## garnet
==> flow/design.v (excerpt) <==
module dot_product (
	input ap_clk,
	input ap_rst,
	output [16-1:0]  	memory_Addr_A,
	output 						memory_EN_A,
	output 						memory_WEN_A,
	output [32-1:0]	memory_Din_A,
	input  [32-1:0] 	memory_Dout_A,
	output [16-1:0]  	memory_Addr_B,
	output 						memory_EN_B,
	output 						memory_WEN_B,
	output [32-1:0]	memory_Din_B,
	input  [32-1:0] 	memory_Dout_B,
	input 						fifo_in_empty_n,
	input  [(3+2+16)-1:0]	fifo_in_dout,
	output 						fifo_in_read,
	input 						fifo_out_full_n,
	output 						fifo_out_write,
	output [(3+2+16)-1:0]	fifo_out_din
);
==> flow/config.mk <==
export PLATFORM = sky130hd
export DESIGN_NAME = dot_product
export DESIGN_NICKNAME = dot_product
export VERILOG_FILES = /design/flow/design.v
export SDC_FILE = /design/flow/constraint.sdc
export NUM_CORES = 4
export LEC_CHECK = 0
export CAP_MARGIN = 10
export CORE_ASPECT_RATIO = 0.52
export CORE_MARGIN = 2
export CORE_UTILIZATION = 72
export CTS_CLUSTER_DIAMETER = 355
export HOLD_SLACK_MARGIN = -0.09
export SETUP_SLACK_MARGIN = 0.57
export SLEW_MARGIN = 20
==> flow/constraint.sdc <==
create_clock -name core_clock -period 4.86 [get_ports {ap_clk}]
set_input_delay 0.9720 -clock core_clock [delete_from_list [all_inputs] [get_ports {ap_clk}]]
set_output_delay 0.9720 -clock core_clock [all_outputs]
set_load 0.01 [all_outputs]
run.sh (not shown) runs the stock make flow with config.mk's settings and CLKGATE_MAP_FILE=.
garnet did not finish; a tool error ended it in 5_1_grt.
The inputs of pepper differ from those of garnet as listed below.
Settings: CTS_CLUSTER_DIAMETER removed (was 355); CORE_UTILIZATION changed from 72 to 61; HOLD_SLACK_MARGIN removed (was -0.09); SETUP_SLACK_MARGIN removed (was 0.57); CAP_MARGIN changed from 10 to 20; CORE_ASPECT_RATIO removed (was 0.52); the clock period (ns, I/O delays scaled along) changed from 4.86 to 7.92.
==> comparison <==
- pepper reached the final stage; the timing, DRC and antenna checks on its layout passed.
- The log for garnet ends in 5_1_grt with error GRT-0232, so the run never completed.
- Floorplan die width down about 21% in pepper wrt garnet
- Per the comparison of pepper with garnet, total of flip-flops plus latches after synthesis now sits at about the same level; die area went up 5600 sq um; core box area now larger; cell count after placement +0.45%.
For maple, these inputs were changed with respect to pepper:
Settings: SETUP_SLACK_MARGIN now 1.5, previously not set; PLACE_DENSITY_LB_ADDON now 0.24, previously not set; CORE_UTILIZATION now 72, was 61; the clock period (ns, I/O delays scaled along) now 8.23, was 7.92.
==> results <==
Diff pepper..maple | total CTS buffers | unchanged
As far as latest clock arrival within the worst-skew pair is concerned, pepper and maple perform about the same.
[compare] base=pepper new=maple: core footprint moved down.
In the reports for maple and pepper, the larger maximum number of pins on one net before global-route repair belongs to maple.
Nothing crashed in maple and all stages finished; the problem is that the final layout failed, the offending checks being negative setup slack.
maple against pepper: final instance area went up, routed length per instance went up 25%, core utilization rose by 15 points, wire length has increased.
The inputs of willow differ from those of maple as listed below.
Settings: CTS_CLUSTER_DIAMETER now 388, previously not set; SETUP_SLACK_MARGIN no longer set, was 1.5; PLACE_DENSITY_LB_ADDON no longer set, was 0.24; CORE_UTILIZATION now 60, was 72; the clock period (ns, I/O delays scaled along) now 6.0, was 8.23.
==> comparison <==
- The layout from willow, despite a flow that completed every stage, fails the layout checks, with the failing checks listed as negative setup slack.
- On setup slack after layout, willow does worse than maple.
- Diff maple -> willow: global-route usage fell by 12 points, first-iteration DRC count went down by 1244.

dot_product again, from the RTL that the note above started with.
Design dot_product, start of the top module:
module dot_product (
	input ap_clk,
	input ap_rst,
	output [16-1:0]  	memory_Addr_A,
	output 						memory_EN_A,
	output 						memory_WEN_A,
	output [32-1:0]	memory_Din_A,
	input  [32-1:0] 	memory_Dout_A,
	output [16-1:0]  	memory_Addr_B,
	output 						memory_EN_B,
	output 						memory_WEN_B,
	output [32-1:0]	memory_Din_B,
	input  [32-1:0] 	memory_Dout_B,
	input 						fifo_in_empty_n,
	input  [(3+2+16)-1:0]	fifo_in_dout,
	output 						fifo_in_read,
	input 						fifo_out_full_n,
	output 						fifo_out_write,
	output [(3+2+16)-1:0]	fifo_out_din
);
clock: 8.0 ns
lec_check: 0
abc_area: 1
cap_margin: 20
core_aspect_ratio: 1.07
core_margin: 2
core_utilization: 55
min_routing_layer: met1
place_density_lb_addon: 0.04
slew_margin: 20
tns_end_percent: 90
Rerun with:
==> flow/config.mk (replaced) <==
export PLATFORM = sky130hd
export DESIGN_NAME = dot_product
export DESIGN_NICKNAME = dot_product
export VERILOG_FILES = /design/flow/design.v
export SDC_FILE = /design/flow/constraint.sdc
export NUM_CORES = 4
export LEC_CHECK = 0
export ABC_AREA = 1
export CAP_MARGIN = 35
export CORE_MARGIN = 9
export CORE_UTILIZATION = 40
export CTS_CLUSTER_DIAMETER = 235
export CTS_CLUSTER_SIZE = 98
export HOLD_SLACK_MARGIN = 0.29
export PLACE_DENSITY_LB_ADDON = 0.05
export SETUP_SLACK_MARGIN = -0.72
export SLEW_MARGIN = 5
export TNS_END_PERCENT = 5
Outcome: With this change the flow finished with negative setup slack left; clock skew rises by 0.0039 ns; final cell count went up by 4.9%; worst setup slack loses 0.39 ns; sequential cell count is unchanged; register-to-register slack got worse by 0.31 ns; cell area stays flat.
Rerun with:
==> flow/config.mk (replaced) <==
export PLATFORM = sky130hd
export DESIGN_NAME = dot_product
export DESIGN_NICKNAME = dot_product
export VERILOG_FILES = /design/flow/design.v
export SDC_FILE = /design/flow/constraint.sdc
export NUM_CORES = 4
export LEC_CHECK = 0
export ABC_AREA = 1
export CAP_MARGIN = 20
export CORE_MARGIN = 9
export CORE_UTILIZATION = 52
export GPL_ROUTABILITY_DRIVEN = 0
export SLEW_MARGIN = 20
Result: Now the flow produced a clean layout. Cell count came out lower by 3.8%. Routed wire length came out lower by 4.0%. Clock skew is about the same. Worst setup slack improves by 0.31 ns. Fmax came out higher by 3.9%.
Rerun with:
--- a/flow/config.mk
+++ b/flow/config.mk
@@ -7,7 +7,14 @@
 export LEC_CHECK = 0
 export ABC_AREA = 1
-export CAP_MARGIN = 20
-export CORE_MARGIN = 9
-export CORE_UTILIZATION = 52
+export CAP_MARGIN = 35
+export CELL_PAD_IN_SITES_GLOBAL_PLACEMENT = 3
+export CORE_ASPECT_RATIO = 1.07
+export CORE_MARGIN = 2
+export CORE_UTILIZATION = 39
 export GPL_ROUTABILITY_DRIVEN = 0
+export GPL_TIMING_DRIVEN = 1
+export MIN_ROUTING_LAYER = met1
+export PLACE_DENSITY = 0.69
+export SETUP_SLACK_MARGIN = 0.72
 export SLEW_MARGIN = 20
+export TNS_END_PERCENT = 90
What happened:
- The new run finished clean
- cell count went up by 7.5%
- routed wire length went up by 16%
- hold slack got worse by 0.011 ns
- count of clock-buffer cells in the layout went up by 1
- global-route usage went up by 1.1 points
- fmax went up by about 5%
- register-to-register slack improved by 0.10 ns
Rerun with:
==> flow/config.mk (replaced) <==
export PLATFORM = sky130hd
export DESIGN_NAME = dot_product
export DESIGN_NICKNAME = dot_product
export VERILOG_FILES = /design/flow/design.v
export SDC_FILE = /design/flow/constraint.sdc
export NUM_CORES = 4
export LEC_CHECK = 0
export CAP_MARGIN = 20
export CORE_MARGIN = 2
export CORE_UTILIZATION = 40
export SLEW_MARGIN = 20
Result: Global-route usage goes down by 2.9 points. Non-clock buffer count is lower by 94. Hold slack gets better by 0.018 ns. Cell area shrinks by 11%. Flip-flop count stays the same.
